## flow/design.v

```verilog
module gainBal (
    input  wire             clk,
    input  wire             rstn,
    input  wire             din_val,
    input  wire [255:0]     din,
    input  wire [63:0]      gain,
    input  wire [31:0]      bal,
    output reg              dout_val,
    output reg  [255:0]     dout
);
reg [7:0]  gain_mem[7:0];
reg [7:0]  bal_mem[3:0];
reg [15:0] mult[0:7];
reg [47:0] quot[0:7];
integer i, j, k, l;
always @* begin
    for (l=0; l<8; l=l+1) begin
        gain_mem[l]     = gain[8*l +: 8];
        if (l < 4)
            bal_mem[l]  = bal[8*l +: 8];
    end
end
always @(posedge clk or negedge rstn) begin
    if (!rstn) begin
        for (i=0; i<8; i=i+1) begin
            mult[i] <= 16'd0;
        end
    end
    else begin
        for (i=0; i<4; i=i+1) begin
            mult[2*i  ] <= {{8{gain_mem[2*i  ][7]}}, gain_mem[2*i  ]} * {{8{~bal_mem[i][7]}}, ~bal_mem[i]};
            mult[2*i+1] <= {{8{gain_mem[2*i+1][7]}}, gain_mem[2*i+1]} * {{8{ bal_mem[i][7]}},  bal_mem[i]};
        end
    end
end
always @(posedge clk or negedge rstn) begin
    if (!rstn) begin
        dout_val    <= 1'b0;
        for (j=0; j<8; j=j+1) begin
            quot[j] <= 48'd0;
        end
    end
    else begin
        dout_val    <= din_val;
        for (j=0; j<8; j=j+1) begin
            quot[j] <= {16'd0, din[32*j +:32]} * {{32{mult[j][15]}}, mult[j]};
        end
    end
end
always @* begin
    for (k=0; k<8; k=k+1) begin
        dout[32*k +:32] = quot[k][47:16];
    end
end
endmodule
```

## flow/run.sh

```bash
#!/bin/bash
# the make line also repeats each setting of config.mk as NAME=value (left out here)
make -C /OpenROAD-flow-scripts/flow DESIGN_CONFIG=/design/flow/config.mk WORK_HOME=/design/flow/orfs CLKGATE_MAP_FILE= finish
```

## flow/config.mk

```make
export PLATFORM = sky130hd
export DESIGN_NAME = gainBal
export DESIGN_NICKNAME = gainBal
export VERILOG_FILES = /design/flow/design.v
export SDC_FILE = /design/flow/constraint.sdc
export NUM_CORES = 4
export LEC_CHECK = 0
export CAP_MARGIN = 20
export CORE_MARGIN = 2
export CORE_UTILIZATION = 69
export SLEW_MARGIN = 20
export TNS_END_PERCENT = 45
```

## flow/constraint.sdc

```tcl
create_clock -name core_clock -period 5.46 [get_ports {clk}]
set_input_delay 1.0920 -clock core_clock [delete_from_list [all_inputs] [get_ports {clk}]]
set_output_delay 1.0920 -clock core_clock [all_outputs]
set_load 0.01 [all_outputs]
```

==> flow_summary.yaml, run 1 <==
# yosys + openroad results
synthesis:
  ys_sh_mux_pct: 0.00638
  synthCells: 17200
  top_cell: "inv_1"
  yosysCellCount: 17200
  synth_area_um2: 157000
  ys.flops: 385
  ys_sh_xor_pct: 2.14
  ys_async_sr_fraction_pct: 100
  ys_area_um2: 157000
  topCombFamilyByArea: "adder cells"
  synthSimpleGateAreaFrac_pct: 16.2
  area_leaders: "fa_1, ha_1, inv_1"
  avgSynthCellArea_um2: 9.10
  ys_warn_count: 5
  synth_cell_types: 80
  aoi_share_pct: 3.41
  yosys.area.top_type: "fa_1"
  edf_count: 0
  top_cells_by_count: "inv_1, fa_1, nand2_1, and2_1, ha_1"
  syn-num-nets: 22800
  synthAdderAreaFrac_pct: 59.4
  synth-main-ff-cell: "dfrtp_1"
  ys_seq_share_pct: 6.14
  yosysTopAreaCellShare_pct: 48.2
worst_setup_path:
  reg2reg_to: "quot[2][47]$_DFF_PN0_"
  critPathRequiredTime_ps: 6100
  cp_top_family: "adder cells"
  critPathArrivalTime_ps: 7330
  cp.depth: 24
  crit_chain: "dlygate4sd2_1 -> buf_4 -> nor2_2 -> fa_1 -> fa_1 -> fa_1 -> fa_2 -> fa_1 -> inv_1 -> fa_1 -> inv_2 -> ha_4 -> nand4_1 -> a211oi_2 -> and2_4 -> a221oi_4 -> a211oi_2 -> buf_4 -> o2111ai_4 -> buf_6 -> or4b_4 -> a21boi_2 -> nor2_1 -> xnor2_1"
  path_class: "in -> reg"
  crit_path_end: "quot[2][47]$_DFF_PN0_"
  cpMostUsedCell: "fa_1"
  critPathSlowestCell: "fa_1"
  r2r_slack_ps: -1180
  startpoint: "din[65]"
  startpoint_type: "input pin"
  path_buffers: 6
  critPathMaxFanout: 5
  ff2ff_path_depth: 25
  r2r_start: "mult[2][4]$_DFF_PN0_"
  slowest_delay_ps: 620
  worstSetupEndpointType: "flip-flop"
route:
  drtAntennaViolNets: 0
  drt_first_pass_iters: 7
  wl_met1_um: 163000
  route.met3.wl_um: 39500
  postRouteWirelength_um: 448000
  vias_per_cell: 5.47
  wl_per_cell_um: 19.5
  wl_met2_um: 217000
  top_layer: "met5"
  drc: 0
  drt_iter0_markers: 9093
  via_count: 126000
status:
  failed_checks: "setup timing"
  status: "finished with violations"
placement:
  place_inst: 22300
  gp_congestion: 0.952
  port_buffers: 611
  post-place-ws_ps: -2440
  dp_hpwl_um: 350000
  placed_area_um2: 184000
run:
  tool_warnings: 31
  drv_cap: 0
final_timing:
  hold_violations: 0
  slew_viol_final: 0
  post-route-period-util_pct: 123
  finalCriticalPeriod_ps: 6690
  report.final.setup_viol: 254
  fmax_mhz: 149
  whs_ps: 319
  clock_skew_ps: 40.5
  relSlewSlack_pct: 48.0
  grt_setup_unrepaired: "yes"
  timing.final.ws_setup_ps: -1230
  worst_slew_pin_slew_ps: 780
global_routing:
  first_global_vias: 137000
  grt_pass1_wl_um: 707000
  grt_use_total_pct: 38.9
  antenna_found_initial: 72
  grt_overflow_total: 0
  grt_start_max_net_pins: 94
die:
  die_area_um2: 231000
  num_rows: 174
  die_w_um: 481
  die_h_um: 481
  core-area_um2: 225000
  core_util_floorplan_pct: 69.6
  num_io_pins: 612
clocking:
  h-tree-depth: 2
  tritoncts: "done"
  cts_root_buf: "clkbuf_16"
  numCtsBuffers: 58
  clock.latency.late_pin_ps: 770
  clkTransAtPathRegs_ps: 80
  clock_path_buffers: 3
  ctsHoldBuffers: 0
  clkSinkCount: 385
hold_path:
  hold_class: "in -> async"
finish:
  final_cell_count_no_fill: 22900
  final_area_um2: 196000
  fillers: 12200
  layout.nets: 25400
  area_growth_pct: 24.8
[through the flow]
step / utilization, % / TNS (ps)
after floorplan: - / -169760
after global placement: 81.8 / -470770
after detailed placement: 81.8 / -490890
after CTS: 85.5 / -165150
after global routing: 86.9 / -225460
final: 86.9 / -185810
[cell type report]
type / instances / area (um^2) / area share (%)
sequential: 385 / 9670 / 4.94
multi-input combinational: 11500 / 132000 / 67.7
clock buffer: 68 / 1540 / 0.787
tap: 2992 / 3740 / 1.91
clock inverter: 41 / 583 / 0.298
antenna: 39 / 97.6 / 0.0499
inverter: 4626 / 17400 / 8.87
timing repair buffer: 3252 / 30200 / 15.5
[routing by layer]
| layer | track usage (%) | up-vias |
|---|---|---|
| met4 | 18.4 | 36 |
| met3 | 7.08 | 1538 |
| met2 | 64.3 | 5728 |
| met5 | 0 | - |
| li1 | - | 54700 |
| met1 | 50.0 | 63600 |
[repair_timing]
item / 4_1_cts / 5_1_grt
pin swaps: 617 / 625
gates resized: 1370 / 724
endpoints found under the setup margin: 256 / 272
cloned: 28 / 8
buffers inserted: 325 / 142
==> inputs of run 2 (changes only) <==
Settings changed: ABC_AREA from default to 0, CAP_MARGIN 20 to 5, CELL_PAD_IN_SITES_GLOBAL_PLACEMENT from default to 0, CORE_ASPECT_RATIO from default to 0.56, CORE_UTILIZATION 69 to 70, CTS_CLUSTER_DIAMETER from default to 386, CTS_CLUSTER_SIZE from default to 15, GPL_ROUTABILITY_DRIVEN from default to 1, PLACE_DENSITY_LB_ADDON from default to 0.01, SETUP_SLACK_MARGIN from default to 0.29, SLEW_MARGIN 20 to 10, TNS_END_PERCENT 45 to 85.
Clock period 5.46 ns to 2.01 ns, I/O delays scaled along.
==> run 2 against run 1 <==
  * The layout still fails its checks (setup timing)
  * Sequential cell count unchanged
  * Area after synthesis unchanged
  * Cell count down 0.73%
  * Setup slack worse by 3600 ps
  * Critical endpoint is now quot[1][38]$_DFF_PN0_
  * Highest routed layer unchanged
==> flow_summary.yaml, run 2 <==
# yosys + openroad results
status:
  status: "finished with violations"
  failed_checks: "setup timing"
final_timing:
  fmax_mhz: 147
  clock_skew_ps: 50.4
  report.final.setup_viol: 562
  worst_slew_pin_slew_ps: 706
  grt_setup_unrepaired: "yes"
  post-route-period-util_pct: 340
  whs_ps: 65.6
  hold_violations: 0
  timing.final.ws_setup_ps: -4820
  slew_viol_final: 0
  finalCriticalPeriod_ps: 6830
  relSlewSlack_pct: 52.7
worst_setup_path:
  startpoint_type: "flip-flop"
  cpMostUsedCell: "fa_1"
  cp_top_family: "adder cells"
  path_class: "reg -> reg"
  critPathSlowestCell: "dfrtp_2"
  startpoint: "mult[1][6]$_DFF_PN0_"
  worstSetupEndpointType: "flip-flop"
  r2r_start: "mult[1][6]$_DFF_PN0_"
  critPathMaxFanout: 6
  r2r_slack_ps: -4820
  critPathRequiredTime_ps: 2660
  cp.depth: 25
  reg2reg_to: "quot[1][38]$_DFF_PN0_"
  ff2ff_path_depth: 25
  critPathArrivalTime_ps: 7470
  path_buffers: 8
  crit_path_end: "quot[1][38]$_DFF_PN0_"
  slowest_delay_ps: 540
route:
  wl_per_cell_um: 21.0
  vias_per_cell: 5.54
  drc: 0
  drt_first_pass_iters: 8
  via_count: 126000
  postRouteWirelength_um: 479000
  drt_iter0_markers: 13000
  drtAntennaViolNets: 0
die:
  num_rows: 129
  die_area_um2: 228000
  num_io_pins: 612
  die_w_um: 636
  core-area_um2: 222000
  die_h_um: 358
  core_util_floorplan_pct: 70.7
hold_path:
  hp-start: "din_val"
  whs_endpoint: "dout_val$_DFF_PN0_"
  hold_class: "in -> reg"
  hold_path_depth: 1
global_routing:
  antenna_found_initial: 106
  grt_use_total_pct: 42.8
  first_global_vias: 134000
  met1_usage_pct: 62.7
  grt_pass1_wl_um: 752000
  grt_start_max_net_pins: 67
  met2_usage_pct: 59.0
  busiest_layer: "met1"
  grt_overflow_total: 0
  use_met3_pct: 15.6
synthesis:
  ys_sh_xor_pct: 2.14
  synthSimpleGateAreaFrac_pct: 16.2
  ys_sh_mux_pct: 0.00638
  ys_seq_share_pct: 6.14
  aoi_share_pct: 3.41
  yosysCellCount: 17200
  avgSynthCellArea_um2: 9.10
  synth-main-ff-cell: "dfrtp_1"
  area_leaders: "fa_1, ha_1, inv_1"
  ys_area_um2: 157000
  yosysTopAreaCellShare_pct: 48.2
  synthCells: 17200
  topCombFamilyByArea: "adder cells"
  top_cell: "inv_1"
  synth_cell_types: 80
  syn-num-nets: 22800
  top_cells_by_count: "inv_1, fa_1, nand2_1, and2_1, ha_1"
  synthAdderAreaFrac_pct: 59.4
  ys_async_sr_fraction_pct: 100
  synth_area_um2: 157000
  ys_warn_count: 5
  yosys.area.top_type: "fa_1"
  edf_count: 0
  ys.flops: 385
clocking:
  numCtsBuffers: 29
  clkTransAtPathRegs_ps: 120
  tritoncts: "done"
  clock.latency.late_pin_ps: 780
  cts_root_buf: "clkbuf_16"
  clkSinkCount: 385
  h-tree-depth: 1
  clock_path_buffers: 3
finish:
  fillers: 12200
  area_growth_pct: 22.1
  final_area_um2: 191000
  layout.nets: 25300
  final_cell_count_no_fill: 22800
run:
  tool_warnings: 30
  drv_cap: 0
placement:
  port_buffers: 611
  place_inst: 22500
  dp_hpwl_um: 398000
  gp_congestion: 1.01
  placed_area_um2: 186000
-- run 2: what timing repair did --
action                                 in CTS  in global routing
resized                                   432                224
pin swaps                                 227                177
endpoints found under the hold margin     147                  0
setup buffers                             118                 56
gates cloned                                7                  6
setup endpoints to repair                 617                617
hold buffers                                1                  0
-- run 2: cell type report --
| type | instances | area, um^2 | share of cell area [%] |
|---|---|---|---|
| Inverter | 4626 | 17400 | 9.07 |
| Clock inverter | 1 | 7.51 | 0.00392 |
| Multi-Input combinational cell | 11500 | 131000 | 68.3 |
| Clock buffer | 29 | 726 | 0.379 |
| Tap cell | 2947 | 3690 | 1.93 |
| Timing Repair Buffer | 3151 | 28900 | 15.1 |
| Antenna cell | 96 | 240 | 0.125 |
| Sequential cell | 385 | 9680 | 5.06 |
-- run 2: stage by stage --
stage | worst slack [ps] | TNS, ps | utilization [%]
final | -4820 | -1248350 | 86.3
after CTS | -4660 | -1229580 | 85.5
after floorplan | -4020 | -1034210 | -
after global routing | -4890 | -1308270 | 86.3
after detailed placement | -5440 | -1441820 | 83.9
after global placement | -5350 | -1416120 | 83.9
-- run 2: layer usage --
| metal | up-vias | part of all wire (%) |
|---|---|---|
| li1 | 54400 | - |
| met1 | 62200 | 40 |
| met2 | 8292 | 41 |
| met3 | 1126 | 15 |
| met4 | 24 | 4.4 |
| met5 | - | 0.065 |
==> inputs of run 3 (changes only) <==
Settings changed: CORE_ASPECT_RATIO 0.56 to 0.94, CORE_UTILIZATION 70 to 72, CTS_CLUSTER_DIAMETER 386 to default, CTS_CLUSTER_SIZE 15 to 96, HOLD_SLACK_MARGIN from default to -0.09, PLACE_DENSITY from default to 0.64, PLACE_DENSITY_LB_ADDON 0.01 to default, SETUP_SLACK_MARGIN 0.29 to -0.36, SLEW_MARGIN 10 to 35.
Clock period 2.01 ns to 5.2 ns, I/O delays scaled along.
==> run 3 against run 2 <==
  * The layout still fails its checks (setup timing)
  * Sequential share of layout area about the same
  * Worst hold slack improved by 220 ps
  * Core utilization increased by 1.6 points
  * Critical path depth decreased by 1
  * Critical path type is now in -> reg
  * Critical endpoint is now quot[7][47]$_DFF_PN0_
  * Highest routed layer unchanged
==> flow_summary.yaml, run 3 <==
# yosys + openroad results
status:
  status: "finished with violations"
  failed_checks: "setup timing"
synthesis:
  ys.flops: 385
  aoi_share_pct: 3.41
  synthAdderAreaFrac_pct: 59.4
  top_cells_by_count: "inv_1, fa_1, nand2_1, and2_1, ha_1"
  edf_count: 0
  ys_sh_xor_pct: 2.14
  ys_seq_share_pct: 6.14
  area_leaders: "fa_1, ha_1, inv_1"
  yosysTopAreaCellShare_pct: 48.2
  synth_cell_types: 80
  top_cell: "inv_1"
  synthSimpleGateAreaFrac_pct: 16.2
  ys_area_um2: 157000
  ys_sh_mux_pct: 0.00638
  ys_warn_count: 5
  avgSynthCellArea_um2: 9.10
  ys_async_sr_fraction_pct: 100
  topCombFamilyByArea: "adder cells"
  synth-main-ff-cell: "dfrtp_1"
  yosysCellCount: 17200
  syn-num-nets: 22800
  yosys.area.top_type: "fa_1"
  synth_area_um2: 157000
  synthCells: 17200
route:
  drt_first_pass_iters: 6
  postRouteWirelength_um: 441000
  drc: 0
  wl_per_cell_um: 19.6
  via_count: 125000
  drt_iter0_markers: 8996
  vias_per_cell: 5.55
  drtAntennaViolNets: 0
global_routing:
  grt_overflow_total: 0
  grt_pass1_wl_um: 704000
  grt_start_max_net_pins: 89
  first_global_vias: 137000
  grt_use_total_pct: 40.3
  antenna_found_initial: 74
clocking:
  ctsHoldBuffers: 0
  numCtsBuffers: 58
  tritoncts: "done"
  clkTransAtPathRegs_ps: 60
  h-tree-depth: 2
  clock.latency.late_pin_ps: 750
  clkSinkCount: 385
  cts_root_buf: "clkbuf_16"
  clock_path_buffers: 3
die:
  core_util_floorplan_pct: 72.2
  die_w_um: 485
  num_rows: 166
  num_io_pins: 612
  die_area_um2: 222000
  core-area_um2: 217000
  die_h_um: 456
final_timing:
  relSlewSlack_pct: 46.8
  slew_viol_final: 0
  grt_setup_unrepaired: "yes"
  report.final.setup_viol: 268
  whs_ps: 290
  timing.final.ws_setup_ps: -1620
  fmax_mhz: 147
  post-route-period-util_pct: 131
  worst_slew_pin_slew_ps: 798
  clock_skew_ps: 37.8
  hold_violations: 0
  finalCriticalPeriod_ps: 6820
finish:
  fillers: 11100
  final_area_um2: 191000
  area_growth_pct: 21.7
  layout.nets: 25100
worst_setup_path:
  worstSetupEndpointType: "flip-flop"
  cpMostUsedCell: "fa_1"
  reg2reg_to: "quot[7][47]$_DFF_PN0_"
  critPathMaxFanout: 4
  critPathArrivalTime_ps: 7480
  ff2ff_path_depth: 24
  r2r_slack_ps: -1610
  r2r_start: "mult[7][6]$_DFF_PN0_"
  slowest_delay_ps: 700
  path_buffers: 7
  crit_chain: "clkdlybuf4s15_1 -> buf_4 -> and2_1 -> fa_1 -> inv_1 -> fa_2 -> fa_1 -> inv_2 -> fa_1 -> fa_1 -> inv_2 -> fa_1 -> inv_2 -> ha_4 -> buf_4 -> nand2_4 -> nor2b_4 -> or4_4 -> a32oi_4 -> a21boi_4 -> a211oi_4 -> a31oi_4 -> a21oi_2 -> xnor2_1"
  crit_path_end: "quot[7][47]$_DFF_PN0_"
  cp.depth: 24
  critPathRequiredTime_ps: 5860
  critPathSlowestCell: "fa_1"
  startpoint_type: "input pin"
  cp_top_family: "adder cells"
  path_class: "in -> reg"
  startpoint: "din[236]"
run:
  drv_cap: 0
  tool_warnings: 33
placement:
  dp_hpwl_um: 351000
  port_buffers: 611
  gp_congestion: 0.953
  placed_area_um2: 184000
hold_path:
  hold_class: "in -> async"
==> run 3: layout make-up <==
cell class | instances | area, um^2 | share of cell area (%)
Multi-Input combinational cell | 11500 | 131000 | 68.8
Timing Repair Buffer | 2957 | 26700 | 14.0
Inverter | 4626 | 17400 | 9.10
Sequential cell | 385 | 9710 | 5.09
Tap cell | 2856 | 3570 | 1.87
Clock buffer | 70 | 1600 | 0.839
Clock inverter | 36 | 500 | 0.262
Antenna cell | 64 | 160 | 0.0839
==> run 3: metrics by stage <==
| stage | std cells | TNS [ps] | worst slack [ps] | utilization (%) |
|---|---|---|---|---|
| 2_1_floorplan | 17200 | -221270 | -1450 | - |
| 3_3_place_gp | 22200 | -510480 | -2560 | 84.7 |
| 3_5_place_dp | 22200 | -542480 | -2660 | 84.7 |
| 4_1_cts | 22400 | -218860 | -1440 | 86.9 |
| 5_1_grt | 22500 | -300850 | -1740 | 87.9 |
| 6_report | 22500 | -256630 | -1620 | 87.9 |
==> run 3: routing by layer <==
| metal | wire length, um | global-route usage (%) |
|---|---|---|
| met1 | 155000 | 49.9 |
| met2 | 214000 | 66.6 |
| met3 | 39200 | 7.28 |
| met4 | 33200 | 23.8 |
| met5 | 184 | 0 |
==> run 3: what timing repair did <==
| item | in CTS | in global routing |
|---|---|---|
| setup buffers | 169 | 89 |
| gates cloned | 14 | 9 |
| endpoints found under the setup margin | 255 | 255 |
| gates resized | 924 | 541 |
| pin swaps | 317 | 381 |
==> inputs of run 4 (changes only) <==
Settings changed: ABC_AREA 0 to default, CAP_MARGIN 5 to 15, CELL_PAD_IN_SITES_GLOBAL_PLACEMENT 0 to default, CORE_ASPECT_RATIO 0.94 to 0.71, CTS_CLUSTER_DIAMETER from default to 380, CTS_CLUSTER_SIZE 96 to default, GPL_ROUTABILITY_DRIVEN 1 to default, HOLD_SLACK_MARGIN -0.09 to 0.3, PLACE_DENSITY 0.64 to default, SETUP_SLACK_MARGIN -0.36 to -0.44, SLEW_MARGIN 35 to 20, TNS_END_PERCENT 85 to default.
Clock period 5.2 ns to 4.89 ns, I/O delays scaled along.
==> run 4 against run 3 <==
  * First-iteration DRC count grew 26%
  * Sequential cell count stayed put
  * Setup slack worse by 120 ps
  * Design area is 0.43% lower
  * Via count is 0.55% higher
  * Cell count increased by 0.39%
  * Still fails the layout checks on setup timing
  * Die size hardly changed
  * Area after synthesis did not move
  * Clock skew shrank 3.3 ps
  * Register-to-register slack worse by 90 ps
==> flow_summary.yaml, run 4 <==
# yosys + openroad results
die:
  die_area_um2: 222000
  core-area_um2: 217000
  core_util_floorplan_pct: 72.3
  die_h_um: 397
  num_rows: 144
  num_io_pins: 612
  die_w_um: 558
synthesis:
  topCombFamilyByArea: "adder cells"
  synthAdderAreaFrac_pct: 59.4
  synth_area_um2: 157000
  yosysCellCount: 17200
  synth_cell_types: 80
  ys_sh_xor_pct: 2.14
  aoi_share_pct: 3.41
  top_cell: "inv_1"
  yosysTopAreaCellShare_pct: 48.2
  ys_warn_count: 5
  ys_seq_share_pct: 6.14
  ys_async_sr_fraction_pct: 100
  syn-num-nets: 22800
  synthCells: 17200
  ys_sh_mux_pct: 0.00638
  synth-main-ff-cell: "dfrtp_1"
  avgSynthCellArea_um2: 9.10
  synthSimpleGateAreaFrac_pct: 16.2
  yosys.area.top_type: "fa_1"
  ys_area_um2: 157000
  top_cells_by_count: "inv_1, fa_1, nand2_1, and2_1, ha_1"
  ys.flops: 385
  area_leaders: "fa_1, ha_1, inv_1"
  edf_count: 0
finish:
  fillers: 11300
  layout.nets: 25100
  logic_area_um2: 130000
  area_growth_pct: 21.2
  fin_util_pct: 87.7
  seq_area_um2: 9700
  final_cell_count_no_fill: 22600
worst_setup_path:
  reg2reg_to: "quot[2][45]$_DFF_PN0_"
  path_class: "in -> reg"
  cp.depth: 24
  cp_top_family: "adder cells"
  r2r_slack_ps: -1700
  crit_path_end: "quot[7][46]$_DFF_PN0_"
  ff2ff_path_depth: 24
  critPathRequiredTime_ps: 5520
  worstSetupEndpointType: "flip-flop"
  slowest_delay_ps: 540
  startpoint: "din[244]"
  path_buffers: 7
  r2r_start: "mult[2][15]$_DFF_PN0_"
  cpMostUsedCell: "fa_1"
  critPathSlowestCell: "fa_1"
  crit_chain: "clkdlybuf4s50_1 -> buf_12 -> buf_4 -> nand2_1 -> fa_1 -> fa_1 -> fa_1 -> inv_1 -> fa_1 -> fa_1 -> inv_1 -> fa_1 -> inv_1 -> ha_1 -> a21oi_2 -> nor2_1 -> a211oi_1 -> o21ai_2 -> a32oi_4 -> a21boi_4 -> a211oi_4 -> a31oi_1 -> buf_4 -> xor2_1"
  critPathMaxFanout: 14
  critPathArrivalTime_ps: 7260
  startpoint_type: "input pin"
status:
  failed_checks: "setup timing"
  status: "finished with violations"
clocking:
  numCtsBuffers: 53
  clkSinkCount: 385
  h-tree-depth: 2
  clock_path_buffers: 3
  cts_root_buf: "clkbuf_16"
  clock.latency.late_pin_ps: 760
  clkTransAtPathRegs_ps: 80
  tritoncts: "done"
final_timing:
  finalCriticalPeriod_ps: 6630
  whs_ps: 653
  worst_slew_pin_slew_ps: 909
  fmax_mhz: 151
  relSlewSlack_pct: 39.0
  post-route-period-util_pct: 136
  clock_skew_ps: 34.5
  slew_viol_final: 0
  grt_setup_unrepaired: "yes"
  timing.final.ws_setup_ps: -1740
  report.final.setup_viol: 286
  hold_violations: 0
placement:
  dp_hpwl_um: 375000
  port_buffers: 611
  gp_congestion: 0.986
  place_inst: 22300
global_routing:
  grt_use_total_pct: 42.4
  antenna_found_initial: 88
  first_global_vias: 136000
  grt_pass1_wl_um: 728000
  grt_start_max_net_pins: 79
  grt_overflow_total: 0
route:
  via_count: 126000
  drt_first_pass_iters: 8
  wl_per_cell_um: 20.4
  postRouteWirelength_um: 461000
  drt_iter0_markers: 11300
  drtAntennaViolNets: 0
  vias_per_cell: 5.56
  drc: 0
hold_path:
  hold_path_depth: 1
  whs_endpoint: "dout_val$_DFF_PN0_"
  hold_class: "in -> reg"
  hp-start: "din_val"
run:
  tool_warnings: 31
  drv_cap: 0
-- run 4: through the flow --
stage / TNS (ps) / instance area [um^2] / setup slack, ps
final: -339560 / 190000 / -1740
after floorplan: -287610 / 159000 / -1700
after detailed placement: -626770 / 185000 / -2820
after CTS: -326200 / 188000 / -1690
after global routing: -385430 / 190000 / -1870
after global placement: -602610 / 185000 / -2770
-- run 4: cell type report --
cell class,instances,area share (%)
clock buffers,63,0.751
inverters,4626,9.14
well taps,2920,1.92
flip-flops and latches,385,5.10
diodes,75,0.0988
clock inverters,35,0.226
multi-input cells,11500,68.7
repair buffers,2977,14.1
-- run 4: routing by layer --
layer  up-vias  part of all wire (%)  global-route usage [%]
met1     62800                    38                    58.1
met4        22                   5.5                    19.4
met3      1416                    13                    12.4
met2      7315                    44                    63.0
li1      54100                     -                       -
met5         -                 0.029                       0
-- run 4: repair_timing --
| action | 4_1_cts | 5_1_grt |
|---|---|---|
| pin swaps | 232 | 269 |
| cloned | 6 | 8 |
| setup buffers | 96 | 71 |
| hold endpoints to repair | 67 | 0 |
| hold buffers | 1 | 0 |
| gates resized | 519 | 467 |
| endpoints found under the setup margin | 259 | 278 |
==> inputs of run 5 (changes only) <==
Settings changed: ABC_AREA from default to 0, CELL_PAD_IN_SITES_DETAIL_PLACEMENT from default to 1, CELL_PAD_IN_SITES_GLOBAL_PLACEMENT from default to 1, CORE_ASPECT_RATIO 0.71 to 0.58, CORE_MARGIN 2 to 5, CORE_UTILIZATION 72 to 51, CTS_CLUSTER_DIAMETER 380 to default, CTS_CLUSTER_SIZE from default to 12, GPL_ROUTABILITY_DRIVEN from default to 0, HOLD_SLACK_MARGIN 0.3 to 0.23, MIN_ROUTING_LAYER from default to met1, PLACE_DENSITY_LB_ADDON from default to 0.12, SETUP_SLACK_MARGIN -0.44 to 1.11, SLEW_MARGIN 20 to 5, TNS_END_PERCENT from default to 85.
Clock period 4.89 ns to 5.46 ns, I/O delays scaled along.
==> run 5 against run 4 <==
  * The layout still fails its checks (setup timing)
  * Clock skew rose by 19 ps
  * Sequential cell count is the same
  * Sequential share of layout area decreased by 0.33 points
  * First-iteration DRC count up 20%
  * Critical endpoint is now quot[3][47]$_DFF_PN0_
==> flow_summary.yaml, run 5 <==
# yosys + openroad results
worst_setup_path:
  startpoint: "din[105]"
  path_class: "in -> reg"
  slowest_delay_ps: 770
  r2r_start: "mult[3][2]$_DFF_PN0_"
  reg2reg_to: "quot[3][47]$_DFF_PN0_"
  crit_path_end: "quot[3][47]$_DFF_PN0_"
  path_buffers: 10
  r2r_slack_ps: -1760
  critPathMaxFanout: 7
  ff2ff_path_depth: 27
  cp_top_family: "adder cells"
  critPathSlowestCell: "fa_1"
  startpoint_type: "input pin"
  worstSetupEndpointType: "flip-flop"
  critPathRequiredTime_ps: 6130
  cp.depth: 28
  critPathArrivalTime_ps: 7900
final_timing:
  post-route-period-util_pct: 133
  clock_skew_ps: 53.9
  report.final.setup_viol: 260
  timing.final.ws_setup_ps: -1770
  grt_setup_unrepaired: "yes"
  worst_slew_pin_slew_ps: 761
  fmax_mhz: 138
  finalCriticalPeriod_ps: 7230
  slew_viol_final: 0
  hold_violations: 0
  relSlewSlack_pct: 49.2
synthesis:
  area_leaders: "fa_1, ha_1, inv_1"
  ys_area_um2: 157000
  topCombFamilyByArea: "adder cells"
  synth_cell_types: 80
  synthSimpleGateAreaFrac_pct: 16.2
  yosysTopAreaCellShare_pct: 48.2
  ys_sh_xor_pct: 2.14
  synth-main-ff-cell: "dfrtp_1"
  yosys.area.top_type: "fa_1"
  top_cell: "inv_1"
  synthCells: 17200
  synthAdderAreaFrac_pct: 59.4
  synth_area_um2: 157000
  ys_async_sr_fraction_pct: 100
  aoi_share_pct: 3.41
  edf_count: 0
  ys_seq_share_pct: 6.14
  yosysCellCount: 17200
  ys_warn_count: 5
  top_cells_by_count: "inv_1, fa_1, nand2_1, and2_1, ha_1"
  syn-num-nets: 22800
  ys_sh_mux_pct: 0.00638
  ys.flops: 385
  avgSynthCellArea_um2: 9.10
placement:
  port_buffers: 611
  dp_hpwl_um: 470000
  placed_area_um2: 187000
  post-place-ws_ps: -2750
finish:
  final_area_um2: 203000
  logic_area_um2: 134000
  fin_util_pct: 66.0
  layout.nets: 25700
  seq_area_um2: 9670
  fillers: 33600
  area_growth_pct: 29.2
die:
  num_rows: 155
  die_w_um: 738
  die_area_um2: 319000
  core-area_um2: 307000
  core_util_floorplan_pct: 51.1
  num_io_pins: 612
  die_h_um: 432
clocking:
  cts_root_buf: "clkbuf_16"
  clock_path_buffers: 3
  h-tree-depth: 2
  clock.latency.late_pin_ps: 790
  clkSinkCount: 385
  numCtsBuffers: 52
  tritoncts: "done"
  clkTransAtPathRegs_ps: 70
route:
  via_count: 140000
  vias_per_cell: 5.73
  drt_first_pass_iters: 6
  wl_per_cell_um: 28.7
  drc: 0
  drt_iter0_markers: 13700
  postRouteWirelength_um: 698000
  drtAntennaViolNets: 0
hold_path:
  whs_endpoint: "mult[6][0]$_DFF_PN0_"
  hold_class: "in -> reg"
  hp-start: "gain[48]"
  hold_path_depth: 2
global_routing:
  grt_overflow_total: 0
  grt_pass1_wl_um: 942000
  antenna_found_initial: 106
  grt_start_max_net_pins: 94
  grt_use_total_pct: 38.7
  first_global_vias: 154000
status:
  status: "finished with violations"
  failed_checks: "setup timing"
run:
  drv_cap: 0
  tool_warnings: 30
[run 5: repair_timing]
| item | CTS | global route |
|---|---|---|
| hold endpoints to repair | 2 | 0 |
| setup buffers | 400 | 221 |
| cloned | 22 | 10 |
| pin swaps | 609 | 761 |
| resized | 1357 | 1199 |
| endpoints found under the setup margin | 311 | 321 |
| hold buffers | 1 | 0 |
[run 5: final cells by class]
class / instances / area share, %
clock inverter: 29 / 0.228
timing repair buffer: 3547 / 16.8
inverter: 4626 / 8.58
clock buffer: 67 / 0.710
sequential: 385 / 4.77
antenna: 85 / 0.105
tap: 4082 / 2.52
multi-input combinational: 11500 / 66.3
[run 5: routing by layer]
metal	track usage [%]	vias to the layer above	share of wire, %
met5	0	-	0.012
met4	17.1	14	7.6
met3	9.26	3122	11
met2	60.4	9059	45
met1	51.7	72300	37
li1	-	55200	-
[run 5: stage by stage]
| stage | setup TNS [ps] | hold WS [ps] | cells |
|---|---|---|---|
| 3_3_place_gp | -480180 | 952 | 23500 |
| 4_1_cts | -204540 | 695 | 24000 |
| 3_5_place_dp | -522980 | 968 | 23500 |
| 2_1_floorplan | -167890 | 663 | 17200 |
| 5_1_grt | -313450 | 671 | 24300 |
| 6_report | -295180 | 694 | 24400 |
==> inputs of run 6 (changes only) <==
Settings changed: ABC_AREA 0 to default, CAP_MARGIN 15 to 35, CELL_PAD_IN_SITES_DETAIL_PLACEMENT 1 to default, CELL_PAD_IN_SITES_GLOBAL_PLACEMENT 1 to default, CORE_ASPECT_RATIO 0.58 to default, CORE_MARGIN 5 to 2, CORE_UTILIZATION 51 to 40, CTS_CLUSTER_SIZE 12 to default, GPL_ROUTABILITY_DRIVEN 0 to default, HOLD_SLACK_MARGIN 0.23 to 0.14, MIN_ROUTING_LAYER met1 to met2, PLACE_DENSITY_LB_ADDON 0.12 to 0.17, SETUP_SLACK_MARGIN 1.11 to default, SLEW_MARGIN 5 to 15, TNS_END_PERCENT 85 to default.
Clock period 5.46 ns to 12.7 ns, I/O delays scaled along.
==> run 6 against run 5 <==
  * Critical path depth is 5 lower
  * Wire length fell by 36%
  * Register-to-register slack improved by 6200 ps
  * The run now finishes clean
  * Clock-buffer cell count grew 20
  * Area after synthesis stayed put
  * Design area fell by 15%
  * Clock skew grew 25 ps
  * Highest routed layer unchanged
  * Synthesized cell count is the same
  * Critical endpoint unchanged
  * Largest cell class unchanged
==> flow_summary.yaml, run 6 <==
# yosys + openroad results
final_timing:
  fmax_mhz: 101
  worst_slew_pin_slew_ps: 1050
  post-route-period-util_pct: 77.9
  finalCriticalPeriod_ps: 9900
  hold_violations: 0
  report.final.setup_viol: 0
  slew_viol_final: 0
  clock_skew_ps: 79.0
  grt_setup_unrepaired: "no"
  relSlewSlack_pct: 29.7
  setup_tns_ps: 0
  timing.final.ws_setup_ps: 2800
placement:
  port_buffers: 611
  gp_congestion: 0.919
  placed_area_um2: 169000
  post-place-ws_ps: 2030
  dp_hpwl_um: 342000
  place_inst: 22600
synthesis:
  synth_cell_types: 80
  synth_area_um2: 157000
  ys_sh_xor_pct: 2.14
  topCombFamilyByArea: "adder cells"
  synth-main-ff-cell: "dfrtp_1"
  ys_area_um2: 157000
  avgSynthCellArea_um2: 9.10
  area_leaders: "fa_1, ha_1, inv_1"
  syn-num-nets: 22800
  ys.flops: 385
  aoi_share_pct: 3.41
  ys_async_sr_fraction_pct: 100
  ys_warn_count: 5
  synthAdderAreaFrac_pct: 59.4
  ys_seq_share_pct: 6.14
  yosysCellCount: 17200
  yosysTopAreaCellShare_pct: 48.2
  yosys.area.top_type: "fa_1"
  top_cells_by_count: "inv_1, fa_1, nand2_1, and2_1, ha_1"
  ys_sh_mux_pct: 0.00638
  top_cell: "inv_1"
  edf_count: 0
  synthCells: 17200
  synthSimpleGateAreaFrac_pct: 16.2
route:
  drt_iter0_markers: 18600
  via_count: 150000
  drt_first_pass_iters: 8
  drc: 0
  vias_per_cell: 6.55
  wl_per_cell_um: 19.6
  drtAntennaViolNets: 0
  postRouteWirelength_um: 448000
clocking:
  cts_resized: 0
  postCtsSetupBuffers: 0
  clock.latency.late_pin_ps: 880
  tritoncts: "done"
  clkSinkCount: 385
  clkTransAtPathRegs_ps: 60
  h-tree-depth: 3
  clock_path_buffers: 4
  numCtsBuffers: 73
  ctsHoldBuffers: 0
  cts_root_buf: "clkbuf_16"
die:
  die_w_um: 630
  die_area_um2: 397000
  core-area_um2: 390000
  num_rows: 229
  die_h_um: 630
  num_io_pins: 612
  core_util_floorplan_pct: 40.2
worst_setup_path:
  critPathSlowestCell: "clkdlybuf4s50_1"
  critPathArrivalTime_ps: 10620
  cp_top_family: "adder cells"
  path_buffers: 5
  startpoint_type: "input pin"
  r2r_slack_ps: 4470
  slowest_delay_ps: 890
  path_class: "in -> reg"
  crit_path_end: "quot[3][47]$_DFF_PN0_"
  reg2reg_to: "quot[2][47]$_DFF_PN0_"
  crit_chain: "clkdlybuf4s50_1 -> and2_1 -> fa_1 -> inv_1 -> fa_1 -> fa_1 -> inv_1 -> fa_1 -> fa_1 -> inv_1 -> fa_1 -> inv_1 -> ha_1 -> nand4_1 -> or3_1 -> o21ai_0 -> o21ai_0 -> a21oi_1 -> nand3_1 -> a21boi_0 -> o31a_1 -> nor4_1 -> a311oi_1"
  critPathMaxFanout: 16
  critPathRequiredTime_ps: 13420
  startpoint: "din[102]"
  cp.depth: 23
  ff2ff_path_depth: 22
  cpMostUsedCell: "fa_1"
  worstSetupEndpointType: "flip-flop"
  r2r_start: "mult[2][15]$_DFF_PN0_"
run:
  tool_warnings: 27
  drv_cap: 0
finish:
  final_area_um2: 172000
  layout.nets: 23000
  seq_area_um2: 9660
  fillers: 38700
  logic_area_um2: 127000
  area_growth_pct: 9.78
  final_cell_count_no_fill: 22900
  fin_util_pct: 44.2
global_routing:
  met1_usage_pct: 0
  grt_overflow_total: 0
  use_met3_pct: 46.9
  grt_start_max_net_pins: 56
  busiest_layer: "met3"
  antenna_found_initial: 6
  met2_usage_pct: 41.2
  grt_pass1_wl_um: 714000
  grt_use_total_pct: 34.7
  first_global_vias: 180000
hold_path:
  whs_endpoint: "quot[0][47]$_DFF_PN0_"
  hold_class: "reg -> reg"
  hp-start: "mult[0][15]$_DFF_PN0_"
  hold_path_depth: 4
status:
  status: "timing/DRC/antenna clean"
==> run 6: cell type report <==
| class | count | share of cell area (%) |
|---|---|---|
| Tap cell | 5197 | 3.78 |
| Sequential cell | 385 | 5.61 |
| Clock inverter | 40 | 0.250 |
| Inverter | 4626 | 10.1 |
| Multi-Input combinational cell | 11500 | 73.9 |
| Timing Repair Buffer | 877 | 5.03 |
| Clock buffer | 87 | 1.14 |
| Antenna cell | 129 | 0.188 |
==> run 6: per-layer routing <==
metal | routed length, um | vias to the layer above
li1 | - | 49800
met1 | 0 | 57900
met2 | 231000 | 38800
met3 | 178000 | 3263
met4 | 36200 | 83
met5 | 3020 | -
==> run 6: metrics by stage <==
stage / hold WS (ps)
floorplan: 663
global placement: 990
detailed placement: 982
CTS: 981
global route: 1020
finish: 964
==> inputs of run 7 (changes only) <==
Settings changed: MIN_ROUTING_LAYER met2 to default, SETUP_SLACK_MARGIN from default to -0.78.
Clock period 12.7 ns to 9.0 ns, I/O delays scaled along.
==> run 7 against run 6 <==
  * Wire length decreased by 3.8%
  * Worst hold slack got worse by 34 ps
  * Critical path depth increased by 2
  * First-iteration DRC count decreased by 74%
  * Via count decreased by 26%
  * Sequential share of layout area decreased by 0.087 points
  * Die size unchanged
  * Synthesized cell count did not move
  * Setup slack lost 2000 ps
  * Critical path type unchanged
  * Largest cell class unchanged
==> flow_summary.yaml, run 7 <==
# yosys + openroad results
synthesis:
  area_leaders: "fa_1, ha_1, inv_1"
  ys_sh_xor_pct: 2.14
  ys.flops: 385
  ys_area_um2: 157000
  top_cells_by_count: "inv_1, fa_1, nand2_1, and2_1, ha_1"
  ys_warn_count: 5
  avgSynthCellArea_um2: 9.10
  synth-main-ff-cell: "dfrtp_1"
  yosysCellCount: 17200
  synth_cell_types: 80
  topCombFamilyByArea: "adder cells"
  syn-num-nets: 22800
  aoi_share_pct: 3.41
  top_cell: "inv_1"
  ys_seq_share_pct: 6.14
  synth_area_um2: 157000
  ys_sh_mux_pct: 0.00638
  synthCells: 17200
  yosysTopAreaCellShare_pct: 48.2
  synthAdderAreaFrac_pct: 59.4
  edf_count: 0
  synthSimpleGateAreaFrac_pct: 16.2
  yosys.area.top_type: "fa_1"
  ys_async_sr_fraction_pct: 100
global_routing:
  first_global_vias: 123000
  grt_overflow_total: 0
  grt_use_total_pct: 22.7
  grt_start_max_net_pins: 56
  grt_pass1_wl_um: 704000
  antenna_found_initial: 73
final_timing:
  slew_viol_final: 0
  hold_violations: 0
  report.final.setup_viol: 0
  grt_setup_unrepaired: "no"
  clock_skew_ps: 72.6
  relSlewSlack_pct: 36.2
  post-route-period-util_pct: 90.5
  fmax_mhz: 123
  setup_tns_ps: 0
  whs_ps: 930
  worst_slew_pin_slew_ps: 956
  finalCriticalPeriod_ps: 8150
clocking:
  numCtsBuffers: 71
  h-tree-depth: 3
  postCtsSetupBuffers: 0
  cts_resized: 0
  clkTransAtPathRegs_ps: 70
  cts_root_buf: "clkbuf_16"
  clkSinkCount: 385
  ctsHoldBuffers: 0
  clock.latency.late_pin_ps: 840
  tritoncts: "done"
  clock_path_buffers: 4
worst_setup_path:
  path_buffers: 9
  cpMostUsedCell: "fa_1"
  startpoint_type: "input pin"
  path_class: "in -> reg"
  r2r_start: "mult[0][4]$_DFF_PN0_"
  startpoint: "din[133]"
  critPathSlowestCell: "clkdlybuf4s50_1"
  ff2ff_path_depth: 24
  critPathArrivalTime_ps: 8910
  cp_top_family: "adder cells"
  crit_path_end: "quot[4][46]$_DFF_PN0_"
  slowest_delay_ps: 740
  cp.depth: 25
  reg2reg_to: "quot[0][38]$_DFF_PN0_"
  r2r_slack_ps: 1470
  critPathRequiredTime_ps: 9760
  worstSetupEndpointType: "flip-flop"
  critPathMaxFanout: 13
finish:
  fillers: 38500
  logic_area_um2: 127000
  seq_area_um2: 9640
  layout.nets: 23400
  area_growth_pct: 11.3
route:
  via_count: 111000
  vias_per_cell: 4.78
  postRouteWirelength_um: 431000
  wl_per_cell_um: 18.6
  drt_iter0_markers: 4856
  drc: 0
  drtAntennaViolNets: 0
  drt_first_pass_iters: 5
status:
  status: "timing/DRC/antenna clean"
die:
  num_rows: 229
  die_w_um: 630
  core-area_um2: 390000
  die_h_um: 630
  core_util_floorplan_pct: 40.2
  num_io_pins: 612
  die_area_um2: 397000
placement:
  port_buffers: 611
  dp_hpwl_um: 362000
  gp_congestion: 0.858
run:
  tool_warnings: 26
  drv_cap: 0
hold_path:
  hold_class: "in -> async"
run 7: stage by stage:
stage / utilization, % / area [um^2] / cells / setup WS (ps)
after floorplan: - / 157000 / 17200 / 1180
after global placement: 44.0 / 172000 / 22900 / 103
after detailed placement: 44.1 / 172000 / 23000 / 65.7
after CTS: 44.8 / 174000 / 23100 / 979
after global routing: 44.8 / 175000 / 23100 / 547
final: 44.8 / 175000 / 23100 / 851
run 7: metal layers:
metal  global-route usage [%]  routed length (um)  vias to the layer above
li1                         -                   -                    50600
met1                     29.6              185000                    57600
met2                     39.4              215000                     1921
met3                     2.32               15900                      489
met4                     7.32               14600                       16
met5                        0                 101                        -
run 7: cell type report:
type / count / area share [%]
Inverter: 4626 / 9.95
Multi-Input combinational cell: 11500 / 72.9
Sequential cell: 385 / 5.52
Clock buffer: 92 / 1.14
Tap cell: 5197 / 3.73
Clock inverter: 31 / 0.215
Timing Repair Buffer: 1216 / 6.49
Antenna cell: 39 / 0.0559
==> inputs of run 8 (changes only) <==
Settings changed: CAP_MARGIN 35 to 15, CORE_UTILIZATION 40 to 72, CTS_CLUSTER_DIAMETER from default to 234, HOLD_SLACK_MARGIN 0.14 to default, PLACE_DENSITY_LB_ADDON 0.17 to default, SETUP_SLACK_MARGIN -0.78 to -0.44, SLEW_MARGIN 15 to 20.
Clock period 9.0 ns to 6.34 ns, I/O delays scaled along.
==> run 8 against run 7 <==
  * Now fails the layout checks on setup timing
  * Sequential share of layout area shrank 0.24 points
  * Clock skew fell by 31 ps
  * Cell count fell by 5.4%
==> flow_summary.yaml, run 8 <==
# yosys + openroad results
status:
  failed_checks: "setup timing"
  status: "finished with violations"
clocking:
  clock.latency.late_pin_ps: 750
  ctsHoldBuffers: 0
  h-tree-depth: 2
  numCtsBuffers: 56
  clock_path_buffers: 3
  tritoncts: "done"
  clkTransAtPathRegs_ps: 80
  clkSinkCount: 385
  cts_root_buf: "clkbuf_16"
route:
  drt_iter0_markers: 8250
  postRouteWirelength_um: 407000
  via_count: 120000
  drt_first_pass_iters: 6
  wl_per_cell_um: 18.6
  drc: 0
  vias_per_cell: 5.47
  drtAntennaViolNets: 0
finish:
  logic_area_um2: 129000
  seq_area_um2: 9650
  fillers: 13200
  layout.nets: 24400
  final_cell_count_no_fill: 21900
  fin_util_pct: 84.3
  final_area_um2: 183000
  area_growth_pct: 16.5
worst_setup_path:
  startpoint: "din[201]"
  ff2ff_path_depth: 21
  critPathMaxFanout: 6
  critPathRequiredTime_ps: 6990
  r2r_slack_ps: -380
  crit_chain: "clkdlybuf4s50_1 -> buf_6 -> nand2_1 -> fa_1 -> inv_1 -> fa_1 -> fa_1 -> fa_1 -> fa_1 -> fa_1 -> ha_4 -> a21oi_4 -> o21ai_2 -> a31oi_2 -> o21ai_2 -> a221oi_2 -> a21oi_1 -> buf_4 -> nor2_4 -> a211oi_2 -> or4_1 -> nand3_1"
  cp_top_family: "adder cells"
  cpMostUsedCell: "fa_1"
  worstSetupEndpointType: "flip-flop"
  critPathArrivalTime_ps: 7430
  path_class: "in -> reg"
  startpoint_type: "input pin"
  path_buffers: 4
  slowest_delay_ps: 600
  reg2reg_to: "quot[7][43]$_DFF_PN0_"
  crit_path_end: "quot[6][44]$_DFF_PN0_"
  r2r_start: "mult[7][5]$_DFF_PN0_"
  critPathSlowestCell: "fa_1"
  cp.depth: 22
synthesis:
  ys.flops: 385
  ys_async_sr_fraction_pct: 100
  yosysCellCount: 17200
  yosys.area.top_type: "fa_1"
  topCombFamilyByArea: "adder cells"
  synthAdderAreaFrac_pct: 59.4
  aoi_share_pct: 3.41
  ys_sh_mux_pct: 0.00638
  yosysTopAreaCellShare_pct: 48.2
  synthCells: 17200
  ys_sh_xor_pct: 2.14
  ys_warn_count: 5
  top_cell: "inv_1"
  edf_count: 0
  ys_seq_share_pct: 6.14
  synth-main-ff-cell: "dfrtp_1"
  avgSynthCellArea_um2: 9.10
  syn-num-nets: 22800
  synth_area_um2: 157000
  area_leaders: "fa_1, ha_1, inv_1"
  synth_cell_types: 80
  top_cells_by_count: "inv_1, fa_1, nand2_1, and2_1, ha_1"
  synthSimpleGateAreaFrac_pct: 16.2
  ys_area_um2: 157000
final_timing:
  relSlewSlack_pct: 32.0
  worst_slew_pin_slew_ps: 1020
  fmax_mhz: 148
  post-route-period-util_pct: 107
  grt_setup_unrepaired: "yes"
  clock_skew_ps: 41.9
  slew_viol_final: 0
  timing.final.ws_setup_ps: -435
  report.final.setup_viol: 147
  setup_tns_ps: -27470
  hold_violations: 0
  finalCriticalPeriod_ps: 6780
run:
  tool_warnings: 35
  drv_cap: 0
global_routing:
  grt_overflow_total: 0
  antenna_found_initial: 95
  grt_use_total_pct: 38.2
  grt_start_max_net_pins: 104
  grt_pass1_wl_um: 672000
  first_global_vias: 132000
die:
  num_rows: 171
  die_w_um: 471
  die_h_um: 471
  die_area_um2: 222000
  core-area_um2: 217000
  core_util_floorplan_pct: 72.3
  num_io_pins: 612
placement:
  dp_hpwl_um: 343000
  place_inst: 21800
  gp_congestion: 0.967
  port_buffers: 611
  placed_area_um2: 179000
hold_path:
  hold_class: "in -> async"
## run 8: timing repair
item                       4_1_cts  5_1_grt
cloned                           0        7
gates resized                  299      635
buffers inserted                32       48
pin swaps                      135      273
setup endpoints to repair      138      151
## run 8: through the flow
step	hold slack [ps]	worst slack, ps
6_report	464	-435
2_1_floorplan	663	-548
3_3_place_gp	932	-1690
4_1_cts	456	-608
5_1_grt	500	-595
3_5_place_dp	987	-1800
## run 8: final cells by class
class,instances,area share (%)
Sequential cell,385,5.28
Antenna cell,57,0.0781
Tap cell,2854,1.95
Clock inverter,43,0.260
Inverter,4626,9.51
Multi-Input combinational cell,11500,70.6
Timing Repair Buffer,2314,11.5
Clock buffer,60,0.781
## run 8: routing by layer
layer  part of all wire, %  track usage, %  vias up
li1                      -               -    52800
met4                   4.8            15.7       70
met3                   9.3            8.26     1041
met5                  0.10               0        -
met2                    48            62.0     4959
met1                    38            50.3    60900
==> inputs of run 9 (changes only) <==
Settings changed: CTS_CLUSTER_DIAMETER 234 to default, HOLD_SLACK_MARGIN from default to 0.29, SETUP_SLACK_MARGIN -0.44 to -0.46.
Clock period 6.34 ns to 4.69 ns, I/O delays scaled along.
==> run 9 against run 8 <==
  * The layout still fails its checks (setup timing)
  * Synthesized cell count did not move
  * Wire length increased by 17%
  * Area after synthesis did not move
  * Sequential share of layout area is 0.27 points lower
  * Sequential cell count stayed put
  * First-iteration DRC count up 36%
  * Die size stayed put
  * Cell count is 3.4% higher
  * Via count up 7.7%
  * Critical path depth increased by 1
  * Core utilization rose by 4.9 points
==> flow_summary.yaml, run 9 <==
# yosys + openroad results
global_routing:
  antenna_found_initial: 63
  grt_pass1_wl_um: 724000
  grt_start_max_net_pins: 81
  grt_use_total_pct: 41.5
  grt_overflow_total: 0
  first_global_vias: 141000
finish:
  seq_area_um2: 9700
  fin_util_pct: 89.2
  logic_area_um2: 132000
  fillers: 10200
  final_area_um2: 193000
  area_growth_pct: 23.3
  layout.nets: 25200
worst_setup_path:
  ff2ff_path_depth: 23
  crit_chain: "clkinv_2 -> buf_12 -> nor2_1 -> fa_1 -> fa_1 -> fa_1 -> fa_1 -> fa_1 -> inv_2 -> fa_1 -> inv_2 -> ha_4 -> buf_4 -> a21oi_4 -> o21a_4 -> o311ai_4 -> buf_4 -> a22o_4 -> a31o_4 -> a221o_1 -> nand4_1 -> nand2_1 -> xor2_1"
  slowest_delay_ps: 620
  r2r_slack_ps: -2180
  cp_top_family: "adder cells"
  reg2reg_to: "quot[4][45]$_DFF_PN0_"
  worstSetupEndpointType: "flip-flop"
  startpoint: "mult[4][15]$_DFF_PN0_"
  critPathMaxFanout: 11
  path_class: "reg -> reg"
  startpoint_type: "flip-flop"
  r2r_start: "mult[4][15]$_DFF_PN0_"
  critPathArrivalTime_ps: 7520
  path_buffers: 6
  critPathRequiredTime_ps: 5350
  cpMostUsedCell: "fa_1"
  critPathSlowestCell: "fa_1"
  crit_path_end: "quot[4][45]$_DFF_PN0_"
  cp.depth: 23
placement:
  gp_congestion: 0.970
  dp_hpwl_um: 356000
  placed_area_um2: 185000
  port_buffers: 611
synthesis:
  topCombFamilyByArea: "adder cells"
  synthAdderAreaFrac_pct: 59.4
  avgSynthCellArea_um2: 9.10
  ys_area_um2: 157000
  ys.flops: 385
  top_cells_by_count: "inv_1, fa_1, nand2_1, and2_1, ha_1"
  syn-num-nets: 22800
  edf_count: 0
  synthSimpleGateAreaFrac_pct: 16.2
  ys_async_sr_fraction_pct: 100
  area_leaders: "fa_1, ha_1, inv_1"
  synth_cell_types: 80
  synth-main-ff-cell: "dfrtp_1"
  ys_sh_mux_pct: 0.00638
  synthCells: 17200
  aoi_share_pct: 3.41
  ys_seq_share_pct: 6.14
  yosys.area.top_type: "fa_1"
  ys_sh_xor_pct: 2.14
  ys_warn_count: 5
  top_cell: "inv_1"
  yosysTopAreaCellShare_pct: 48.2
  synth_area_um2: 157000
  yosysCellCount: 17200
final_timing:
  post-route-period-util_pct: 146
  worst_slew_pin_slew_ps: 976
  finalCriticalPeriod_ps: 6870
  clock_skew_ps: 34.7
  hold_violations: 0
  relSlewSlack_pct: 34.9
  grt_setup_unrepaired: "yes"
  report.final.setup_viol: 293
  slew_viol_final: 0
  timing.final.ws_setup_ps: -2180
  fmax_mhz: 146
route:
  postRouteWirelength_um: 476000
  drtAntennaViolNets: 0
  wl_per_cell_um: 21.1
  drt_iter0_markers: 11200
  drt_first_pass_iters: 7
  drc: 0
  vias_per_cell: 5.70
  via_count: 129000
die:
  die_area_um2: 222000
  core_util_floorplan_pct: 72.3
  die_w_um: 471
  die_h_um: 471
  num_io_pins: 612
  core-area_um2: 217000
  num_rows: 171
hold_path:
  whs_endpoint: "dout_val$_DFF_PN0_"
  hold_class: "in -> reg"
  hp-start: "din_val"
  hold_path_depth: 1
clocking:
  cts_root_buf: "clkbuf_16"
  clkTransAtPathRegs_ps: 60
  tritoncts: "done"
  h-tree-depth: 2
  clock.latency.late_pin_ps: 780
  numCtsBuffers: 59
  clkSinkCount: 385
  clock_path_buffers: 3
run:
  drv_cap: 0
  tool_warnings: 34
status:
  status: "finished with violations"
  failed_checks: "setup timing"
run 9: layout make-up:
cell class	instances	area share (%)
Multi-Input combinational cell	11500	68.5
Timing Repair Buffer	3062	14.5
Inverter	4626	8.98
Sequential cell	385	5.01
Tap cell	2854	1.85
Clock buffer	69	0.814
Clock inverter	41	0.278
Antenna cell	35	0.0453
run 9: through the flow:
| stage | setup TNS [ps] | hold slack, ps | setup slack, ps | instances |
|---|---|---|---|---|
| CTS | -358830 | 610 | -1850 | 22500 |
| detailed placement | -674620 | 921 | -3080 | 22300 |
| global route | -454050 | 639 | -2300 | 22600 |
| finish | -406470 | 631 | -2180 | 22600 |
| global placement | -643120 | 918 | -2920 | 22300 |
| floorplan | -332620 | 642 | -1860 | 17200 |
run 9: timing repair:
item | in CTS | in global routing
hold buffers | 1 | 0
pin swaps | 405 | 480
gates cloned | 13 | 5
setup endpoints to repair | 257 | 279
buffers inserted | 185 | 116
hold endpoints to repair | 65 | 0
resized | 906 | 722
run 9: metal layers:
layer	routed length [um]	up-vias	GRT usage (%)
li1	-	54200	-
met5	356	-	0
met1	163000	64500	51.3
met3	47400	2476	8.72
met2	227000	7555	68.1
met4	38800	60	24.0
==> inputs of run 10 (changes only) <==
Settings changed: CAP_MARGIN 15 to 20, CORE_UTILIZATION 72 to 11, HOLD_SLACK_MARGIN 0.29 to default, SETUP_SLACK_MARGIN -0.46 to default.
Clock period 4.69 ns to 12.1 ns, I/O delays scaled along.
==> run 10 against run 9 <==
  * The run now finishes clean
  * Sequential cell count did not move
  * Via count decreased by 13%
  * Critical path depth increased by 1
  * Die size rose to 6.5 times the previous value
  * Synthesized cell count unchanged
  * Largest cell class unchanged
  * Highest routed layer unchanged
==> flow_summary.yaml, run 10 <==
# yosys + openroad results
run:
  tool_warnings: 26
  drv_cap: 0
status:
  status: "timing/DRC/antenna clean"
final_timing:
  worst_slew_pin_slew_ps: 1390
  slew_viol_final: 0
  report.final.setup_viol: 0
  clock_skew_ps: 146
  grt_setup_unrepaired: "no"
  fmax_mhz: 105
  hold_violations: 0
  finalCriticalPeriod_ps: 9550
  setup_tns_ps: 0
  whs_ps: 1010
  relSlewSlack_pct: 7.24
  post-route-period-util_pct: 78.9
die:
  num_rows: 438
  die_area_um2: 1430000
  die_h_um: 1200
  core-area_um2: 1420000
  core_util_floorplan_pct: 11.0
  die_w_um: 1200
  num_io_pins: 612
worst_setup_path:
  path_buffers: 6
  startpoint: "din[79]"
  r2r_start: "mult[0][1]$_DFF_PN0_"
  r2r_slack_ps: 4200
  cpMostUsedCell: "fa_1"
  critPathArrivalTime_ps: 10260
  crit_chain: "clkdlybuf4s50_1 -> and2_1 -> fa_1 -> inv_1 -> fa_1 -> fa_1 -> inv_1 -> fa_1 -> fa_1 -> inv_1 -> fa_1 -> inv_1 -> ha_1 -> o211ai_1 -> a211oi_1 -> and2_1 -> a221oi_1 -> buf_2 -> a211oi_2 -> o2111ai_1 -> or4b_2 -> a21boi_0 -> nor2_1 -> xnor2_2"
  critPathMaxFanout: 16
  reg2reg_to: "quot[0][47]$_DFF_PN0_"
  critPathRequiredTime_ps: 12800
  ff2ff_path_depth: 20
  slowest_delay_ps: 970
  startpoint_type: "input pin"
  worstSetupEndpointType: "flip-flop"
  path_class: "in -> reg"
  cp.depth: 24
  critPathSlowestCell: "clkdlybuf4s50_1"
  crit_path_end: "quot[2][47]$_DFF_PN0_"
  cp_top_family: "adder cells"
synthesis:
  aoi_share_pct: 3.41
  ys_sh_mux_pct: 0.00638
  ys_sh_xor_pct: 2.14
  yosysCellCount: 17200
  top_cell: "inv_1"
  ys_area_um2: 157000
  area_leaders: "fa_1, ha_1, inv_1"
  top_cells_by_count: "inv_1, fa_1, nand2_1, and2_1, ha_1"
  yosys.area.top_type: "fa_1"
  ys_seq_share_pct: 6.14
  synth_cell_types: 80
  yosysTopAreaCellShare_pct: 48.2
  synth_area_um2: 157000
  edf_count: 0
  ys_async_sr_fraction_pct: 100
  synthAdderAreaFrac_pct: 59.4
  ys.flops: 385
  synth-main-ff-cell: "dfrtp_1"
  synthSimpleGateAreaFrac_pct: 16.2
  topCombFamilyByArea: "adder cells"
  syn-num-nets: 22800
  avgSynthCellArea_um2: 9.10
  ys_warn_count: 5
  synthCells: 17200
route:
  drt_first_pass_iters: 5
  via_count: 112000
  drc: 0
  drt_iter0_markers: 5084
  wl_per_cell_um: 14.1
  drtAntennaViolNets: 0
  postRouteWirelength_um: 517000
  vias_per_cell: 3.05
finish:
  area_growth_pct: 20.5
  layout.nets: 23000
  final_cell_count_no_fill: 36500
  fillers: 162000
hold_path:
  hp-start: "mult[3][15]$_DFF_PN0_"
  hold_class: "reg -> reg"
  whs_endpoint: "quot[3][47]$_DFF_PN0_"
  hold_path_depth: 4
clocking:
  clock.latency.late_pin_ps: 930
  cts_root_buf: "clkbuf_16"
  clkTransAtPathRegs_ps: 60
  clkSinkCount: 385
  clock_path_buffers: 4
  numCtsBuffers: 73
  ctsHoldBuffers: 0
  postCtsSetupBuffers: 0
  cts_resized: 0
  tritoncts: "done"
  h-tree-depth: 3
placement:
  gp_congestion: 0.819
  dp_hpwl_um: 422000
  port_buffers: 611
  place_inst: 36300
global_routing:
  grt_overflow_total: 0
  antenna_found_initial: 185
  grt_pass1_wl_um: 792000
  first_global_vias: 124000
  grt_use_total_pct: 7.28
  grt_start_max_net_pins: 75
## run 10: per-layer routing
metal | track usage [%] | wire, um
met4 | 2.42 | 19400
met3 | 1.07 | 27200
met1 | 9.10 | 217000
met5 | 0 | 471
met2 | 12.8 | 253000
## run 10: stage by stage
| step | worst slack (ps) | util, % | cell area [um^2] |
|---|---|---|---|
| 2_1_floorplan | 3660 | - | 157000 |
| 3_3_place_gp | 1440 | 13.1 | 186000 |
| 3_5_place_dp | 1560 | 13.1 | 186000 |
| 4_1_cts | 2570 | 13.3 | 189000 |
| 5_1_grt | 2230 | 13.3 | 189000 |
| 6_report | 2550 | 13.3 | 189000 |
## run 10: cell type report
class	instances	area [um^2]	share of cell area (%)
multi-input combinational	11500	128000	67.5
tap	18900	23700	12.5
inverter	4626	17400	9.19
sequential	385	9640	5.11
timing repair buffer	862	7950	4.21
clock buffer	88	1980	1.05
clock inverter	39	520	0.276
antenna	93	233	0.123
